## run 1
## unified_computing_system
module unified_computing_system (
    input      [15:0] d_a,           
    input      [15:0] d_b,           
    input      [1:0]  op_code,       
    input             clk,
    input             rstn,
    input             en_a,           
    input             en_b,           
    input             en_result,      
    input             cin,            
    input             bin,            
    output reg [31:0] result,         
    output reg [15:0] remainder,      
    output reg        cout,           
    output reg        bout,           
    output reg        overflow_flag,  
    output reg        error_flag      
);
    wire [15:0] q_a;            
    wire [15:0] q_b;            
    wire [15:0] sum_result;
    wire        sum_cout;
    wire [15:0] diff_result;
    wire        diff_bout;
    wire [31:0] product_result;
    wire [15:0] quotient_result;
    wire [15:0] remainder_result;
    reg [31:0] temp_result;
    reg [15:0] temp_remainder;
    reg        temp_cout;
    reg        temp_bout;
    reg        temp_overflow;
    reg        temp_error;
    dff_16bit register_a_inst (
        .d   (d_a),
        .clk (clk),
        .rstn(rstn),
        .en  (en_a),
        .q   (q_a)
    );
    dff_16bit register_b_inst (
        .d   (d_b),
        .clk (clk),
        .rstn(rstn),
        .en  (en_b),
        .q   (q_b)
    );
    adder_16bits adder_inst (
        .a   (q_a),
        .b   (q_b),
        .cin (cin),
        .sum (sum_result),
        .cout(sum_cout)
    );
    subtractor_16bits subtractor_inst (
        .a    (q_a),
        .b    (q_b),
        .bin  (bin),
        .diff (diff_result),
        .bout (diff_bout)
    );
    multiplier_16bits multiplier_inst (
        .a      (q_a),
        .b      (q_b),
        .product(product_result)
    );
    divider_16bits divider_inst (
        .dividend (q_a),
        .divisor  (q_b),
        .quotient (quotient_result),
        .remainder(remainder_result)
    );
    always @(*) begin
        temp_result = 32'b0;
        temp_remainder = 16'b0;
        temp_cout = 1'b0;
  ...
For scale: roughly 84 flip-flops, about 93 I/O pins, ~20000 sq um of cells after synthesis.
==> flow/config.mk <==
export PLATFORM = sky130hd
export DESIGN_NAME = unified_computing_system
export DESIGN_NICKNAME = unified_computing_system
export VERILOG_FILES = /design/flow/design.v
export SDC_FILE = /design/flow/constraint.sdc
export NUM_CORES = 4
export LEC_CHECK = 0
export CAP_MARGIN = 20
export CELL_PAD_IN_SITES_GLOBAL_PLACEMENT = 0
export CORE_MARGIN = 2
export CORE_UTILIZATION = 68
export GPL_ROUTABILITY_DRIVEN = 0
export PLACE_DENSITY_LB_ADDON = 0.2
export SLEW_MARGIN = 20
export TNS_END_PERCENT = 5
==> flow/constraint.sdc <==
create_clock -name core_clock -period 25.2 [get_ports {clk}]
set_input_delay 5.0400 -clock core_clock [delete_from_list [all_inputs] [get_ports {clk}]]
set_output_delay 5.0400 -clock core_clock [all_outputs]
set_load 0.01 [all_outputs]
run.sh (not shown) runs the stock make flow with config.mk's settings and CLKGATE_MAP_FILE=.
Run 1 finished every stage; the final checks, however, were not passed, the failures being negative setup slack.
Here is what was changed in the inputs of run 2 compared with run 1.
- a deleted TNS_END_PERCENT that had been 5
- a deleted GPL_ROUTABILITY_DRIVEN that had been 0
- a change of CORE_UTILIZATION from 68 to 65
- a deleted PLACE_DENSITY_LB_ADDON that had been 0.2
- a deleted CELL_PAD_IN_SITES_GLOBAL_PLACEMENT that had been 0
- a change of the clock period (ns, I/O delays scaled along) from 25.2 to 21.2
[summary]
Looking at uppermost signal routing layer after detailed routing, the met4 result is from run 1; the met5 one comes from run 2. Compared with run 1, in run 2 via count now sits higher; clock tree buffer depth now sits at about the same level; met1 routed wirelength after detailed routing now sits higher. As for a clean layout from run 2 and run 1, there is none. [flow] run 2 | stages: complete | final checks: fail | reason: negative setup slack. STATUS run=run 1 STAGES=ALL_DONE FINAL_CHECKS=FAILED CAUSE=negative setup slack. | setup slack | lower: run 2 |.
Inputs modified between run 2 and run 3:
- swapping 65 for 40 in CORE_UTILIZATION
- putting ABC_AREA at 1 where nothing was set
- putting GPL_ROUTABILITY_DRIVEN at 0 where nothing was set
- swapping 21.2 for 26.0 in the clock period (ns, I/O delays scaled along)
Notes after the runs:
- Run 3 | status: complete | timing, DRC, antenna: pass
- Going from run 2 to run 3, count of vias placed by the detailed router went down about 20%; setup slack went up 7.52 ns.
Relative to run 3, the following input files were edited for run 4:
- a change of CORE_UTILIZATION from 40 to 41
- an added SETUP_SLACK_MARGIN of -0.27
- an added CELL_PAD_IN_SITES_GLOBAL_PLACEMENT of 1
- an added CELL_PAD_IN_SITES_DETAIL_PLACEMENT of 0
- an added CORE_ASPECT_RATIO of 0.54
- an added PLACE_DENSITY_LB_ADDON of 0.13
- a deleted GPL_ROUTABILITY_DRIVEN that had been 0
- a change of CORE_MARGIN from 2 to 4
- an added MAX_ROUTING_LAYER of met5
Notes after the runs:
Min number of global-route vias before repair across run 3 and run 4: run 4. Against run 3 as the reference, run 4 delivers a higher final core utilization. Total number of cells along the worst setup path in run 4 vs run 3: up about 0.46%. The flip-flop and latch share of the layout cell area of run 4 and that of run 3 are within noise of each other. Run 4 -> run 3: summed instance area of the synthesized netlist delta 0, exact match.
diff inputs: run 4 => run 5
- CORE_ASPECT_RATIO no longer set, was 0.54
- CELL_PAD_IN_SITES_DETAIL_PLACEMENT no longer set, was 0
- MAX_ROUTING_LAYER no longer set, was met5
- CORE_MARGIN now 2, was 4
- CELL_PAD_IN_SITES_GLOBAL_PLACEMENT no longer set, was 1
- SETUP_SLACK_MARGIN no longer set, was -0.27
- ABC_AREA no longer set, was 1
- CORE_UTILIZATION now 40, was 41
- PLACE_DENSITY_LB_ADDON no longer set, was 0.13
[summary]
Having completed the whole flow, run 5 delivered a layout that passed the timing, design-rule and antenna checks. Run 5 — final cycle utilization of the critical path 3.9 points higher, run 4 as reference. For run 5, the slowest cell on the critical path was sky130_fd_sc_hd__or3b_4, unlike run 4, where it was sky130_fd_sc_hd__buf_4. Non-clock buffer count | run 5 above run 4.

* * *

== build 36 ==
Starting RTL as in the previous note.
clock: 20.9 ns
lec_check: 0
cap_margin: 5
cell_pad_in_sites_detail_placement: 1
cell_pad_in_sites_global_placement: 2
core_margin: 2
core_utilization: 25
gpl_routability_driven: 1
hold_slack_margin: 0.27
max_routing_layer: met5
min_routing_layer: met2
place_density: 0.81
setup_slack_margin: 4.0
slew_margin: 40
| build 36 | all stages done | FAIL | setup timing |
The following lists how build 59 was set up differently from build 36:
- CELL_PAD_IN_SITES_DETAIL_PLACEMENT no longer set, was 1
- PLACE_DENSITY no longer set, was 0.81
- SETUP_SLACK_MARGIN no longer set, was 4.0
- HOLD_SLACK_MARGIN no longer set, was 0.27
- MAX_ROUTING_LAYER no longer set, was met5
- SLEW_MARGIN now 20, was 40
- CORE_UTILIZATION now 40, was 25
- CELL_PAD_IN_SITES_GLOBAL_PLACEMENT no longer set, was 2
- GPL_ROUTABILITY_DRIVEN no longer set, was 1
- MIN_ROUTING_LAYER no longer set, was met2
- CAP_MARGIN now 20, was 5
- the clock period (ns, I/O delays scaled along) now 25.9, was 20.9
Findings:
Of build 36 and build 59, just one finished clean: build 59. Going from build 36 to build 59, number of buffers added by the clock tree synthesis step shows no meaningful change, final critical-path share of the clock period shrank by 25 points. Higher global-route wire length before repair was reported by build 36, not build 59. Sequential share of layout area (higher): build 59. From build 36 to build 59 the numbers moved as follows: non-clock buffer count in the final layout fell about 50%, post-synthesis simple-gate area fraction about even, first-iteration DRC count fell 3002.
diff inputs: build 59 => build 58
- CORE_UTILIZATION now 71, was 40
- CTS_CLUSTER_SIZE now 81, previously not set
- TNS_END_PERCENT now 5, previously not set
- PLACE_DENSITY_LB_ADDON now 0.07, previously not set
- the clock period (ns, I/O delays scaled along) now 25.3, was 25.9
## What came out
STATUS run=build 58 STAGES=ALL_DONE FINAL_CHECKS=FAILED CAUSE=setup timing
Build 58 -> build 59: flop and latch count out of synthesis delta 0, exact match
As far as max-slew violation count goes, build 59 and build 58 are indistinguishable; the numbers are identical.
Per the comparison of build 58 with build 59, least setup slack across all paths after layout now sits lower, global-route usage went up 18 points.
[inputs] build 73 vs build 58
- clearing PLACE_DENSITY_LB_ADDON, which used to be 0.07
- clearing CTS_CLUSTER_SIZE, which used to be 81
- clearing TNS_END_PERCENT, which used to be 5
- swapping 71 for 69 in CORE_UTILIZATION
- swapping 25.3 for 25.9 in the clock period (ns, I/O delays scaled along)
### Flow results
- Build 73 ran in full, but the layout does not pass; the checks complain about setup timing.
- From build 73 to build 58, sequential element share of the synthesized area did not move at all.
- Against build 58, count of plain and timing-repair buffers in build 73 fell by more than 10%.
- Build 58 reports its launch point of the critical path as register_b_inst.q[6] while build 73 reports register_b_inst.q[14].
- The standard cells in build 73 occupy less silicon area than those in build 58 do.
- Initial antenna violation count for build 73 is lower than for build 58.
- Build 73 has minimum period implied by the final worst setup slack below what build 58 had.
diff inputs: build 73 => build 35
- setting PLACE_DENSITY_LB_ADDON to 0.07 for the first time
- setting TNS_END_PERCENT to 5 for the first time
- changing CORE_UTILIZATION from 69 to 68
- changing the clock period (ns, I/O delays scaled along) from 25.9 to 26.0
## What came out
The runs compared here, build 73 and build 35, all ended either early or with open violations. [flow] build 35 | stages: complete | final checks: fail | reason: setup timing. In build 73 the implementation ran to completion but is not tape-out ready, as the final checks report setup timing. Count of instantiated cells in the yosys netlist came out exactly the same in build 73 and build 35. Diff build 73 -> build 35: routed length per placed instance went down. On worst setup slack, build 73 and build 35 are basically level. Via count: build 35 better than build 73.
--- input diff build 35..build 87 ---
- CORE_ASPECT_RATIO: unset -> 1.91
- PLACE_DENSITY_LB_ADDON: 0.07 -> unset
- ABC_AREA: unset -> 1
- CORE_UTILIZATION: 68 -> 30
- SETUP_SLACK_MARGIN: unset -> -0.83
- MAX_ROUTING_LAYER: unset -> met4
- CTS_CLUSTER_SIZE: unset -> 100
- CTS_CLUSTER_DIAMETER: unset -> 396
- SLEW_MARGIN: 20 -> 5
--- outcome ---
~same sequential standard cell area in build 35 and build 87. Floorplan check, build 87 vs build 35: die outline larger in build 87. Relative to build 35, the total number of cells along the worst setup path measured on build 87 has increased by more than half. Build 87 went all the way through synthesis, placement and routing and the layout is clean on timing, DRC and antenna. On build 87: horizontal die dimension is 20 µm higher than what build 35 gave. Build 35 vs build 87, startpoint of the most critical setup path: register_b_inst.q[14] vs register_b_inst.q[0]. Build 35 → build 87: relative area of non-clock buffer cells in the final design saw a decrease, complex-gate fraction of the synthesized area went down, wire length after detailed routing picked up an extra about 5%, sequential share of layout area went down 0.17 points.

* * *

## v6
Starting RTL as in the previous note.
==> flow/config.mk <==
export PLATFORM = sky130hd
export DESIGN_NAME = unified_computing_system
export DESIGN_NICKNAME = unified_computing_system
export VERILOG_FILES = /design/flow/design.v
export SDC_FILE = /design/flow/constraint.sdc
export NUM_CORES = 4
export LEC_CHECK = 0
export ABC_AREA = 1
export CAP_MARGIN = 20
export CORE_MARGIN = 2
export CORE_UTILIZATION = 68
export CTS_CLUSTER_DIAMETER = 147
export CTS_CLUSTER_SIZE = 97
export PLACE_DENSITY = 0.39
export SETUP_SLACK_MARGIN = -1.42
export SLEW_MARGIN = 20
export TNS_END_PERCENT = 15
==> flow/constraint.sdc <==
create_clock -name core_clock -period 14.4 [get_ports {clk}]
set_input_delay 2.8800 -clock core_clock [delete_from_list [all_inputs] [get_ports {clk}]]
set_output_delay 2.8800 -clock core_clock [all_outputs]
set_load 0.01 [all_outputs]
v6 did not run to completion, as it errored out during global routing (5_1_grt).
Input changes introduced in v7 (baseline for comparison: v6):
==> flow/config.mk <==
export PLATFORM = sky130hd
export DESIGN_NAME = unified_computing_system
export DESIGN_NICKNAME = unified_computing_system
export VERILOG_FILES = /design/flow/design.v
export SDC_FILE = /design/flow/constraint.sdc
export NUM_CORES = 4
export LEC_CHECK = 0
export CAP_MARGIN = 20
export CORE_MARGIN = 2
export CORE_UTILIZATION = 12
export SLEW_MARGIN = 20
==> flow/constraint.sdc <==
create_clock -name core_clock -period 33.5 [get_ports {clk}]
set_input_delay 6.7000 -clock core_clock [delete_from_list [all_inputs] [get_ports {clk}]]
set_output_delay 6.7000 -clock core_clock [all_outputs]
set_load 0.01 [all_outputs]
--- outcome ---
Delta (v7 minus v6): flop and latch count out of synthesis ~0 delta, number of setup buffers added after CTS decreased 111, effective utilization at floorplan decreased by 57 points relative to the old numbers, last weighted congestion value of the routability-driven placer decreased by about 7% relative to the old numbers.
v7 went all the way through the flow, and no timing, DRC or antenna check failed.
Looking at average instance area after synthesis, v7 sits above v6.
Delta (v7 minus v6): post-synthesis instance area now sits lower, simple-gate share of the synthesized area saw a decrease.
Number of placed instances with taps included grows by more than 10% when moving from v6 to v7.
Against v6, v7 comes in 17% lower on synthesized cell count.

* * *

Setup of oak:
unified_computing_system again, from the RTL that the note above started with.
==> flow/config.mk <==
export PLATFORM = sky130hd
export DESIGN_NAME = unified_computing_system
export DESIGN_NICKNAME = unified_computing_system
export VERILOG_FILES = /design/flow/design.v
export SDC_FILE = /design/flow/constraint.sdc
export NUM_CORES = 4
export LEC_CHECK = 0
export CAP_MARGIN = 40
export CORE_ASPECT_RATIO = 0.5
export CORE_MARGIN = 2
export CORE_UTILIZATION = 72
export CTS_CLUSTER_DIAMETER = 203
export CTS_CLUSTER_SIZE = 34
export PLACE_DENSITY = 0.38
export SETUP_SLACK_MARGIN = 3.33
export SLEW_MARGIN = 20
==> flow/constraint.sdc <==
create_clock -name core_clock -period 14.1 [get_ports {clk}]
set_input_delay 2.8200 -clock core_clock [delete_from_list [all_inputs] [get_ports {clk}]]
set_output_delay 2.8200 -clock core_clock [all_outputs]
set_load 0.01 [all_outputs]
oak got as far as clock tree synthesis (4_1_cts), where a tool error ended the run.
Inputs modified between oak and pine:
- SETUP_SLACK_MARGIN no longer set, was 3.33
- CAP_MARGIN now 20, was 40
- PLACE_DENSITY no longer set, was 0.38
- CTS_CLUSTER_SIZE now 97, was 34
- CORE_ASPECT_RATIO no longer set, was 0.5
- CTS_CLUSTER_DIAMETER no longer set, was 203
- ABC_AREA now 1, previously not set
- CORE_UTILIZATION now 67, was 72
- the clock period (ns, I/O delays scaled along) now 30.0, was 14.1
Results
- oak: it failed during clock tree synthesis (4_1_cts), and the tool reported DPL-0033.
- In summary, pine completed successfully, with a layout that passed the timing, design-rule and antenna checks.
- Relative to oak, the number of rows in the core area measured on pine has increased by more than half.
- Relative to oak, the simple-gate area share of the yosys netlist of pine is higher by 7.8 points.
- In pine the share of synthesized area occupied by flip-flops and latches turned out 0.41 points lower than in oak.
- Area after synthesis of pine exceeds that of oak by a few percent.
- Against oak, pine reports a cell area after placement that is lower.
- Die: pine bigger than oak

* * *

unified_computing_system again, from the RTL that the note above started with.
Settings: LEC_CHECK=0, ABC_AREA=1, CAP_MARGIN=20, CORE_MARGIN=2, CORE_UTILIZATION=69, CTS_CLUSTER_DIAMETER=370, CTS_CLUSTER_SIZE=99, PLACE_DENSITY=0.37, SETUP_SLACK_MARGIN=2.87, SLEW_MARGIN=20, TNS_END_PERCENT=10; clock period 12.7 ns.
The starting point died in global routing, error GRT-0116.
Edit:
Settings changed: ABC_AREA 1 to not set, CTS_CLUSTER_SIZE 99 to 94, SETUP_SLACK_MARGIN 2.87 to not set.
Result:
- The changed run did not get past global routing
- synthesized area is lower by a few percent
- synthesized cell count is lower by about a fifth
- die size is lower by a few percent
Edit:
Settings changed: ABC_AREA set to 1, CORE_UTILIZATION 69 to 59, CTS_CLUSTER_SIZE 94 to 99, TNS_END_PERCENT 10 to not set.
Outcome: With this change the flow finished but failed the layout checks on setup timing; die area grows by 23%; synthesized area increases by 5.2%; synthesized cell count grows by about 20%.
Edit:
Settings changed: CORE_UTILIZATION 59 to 69, GPL_ROUTABILITY_DRIVEN set to 0, TNS_END_PERCENT set to 10.
Result:
- Now the flow failed in global routing on GRT-0232
- synthesized area stays the same
- die area goes down by 14%
- synthesized cell count stays the same
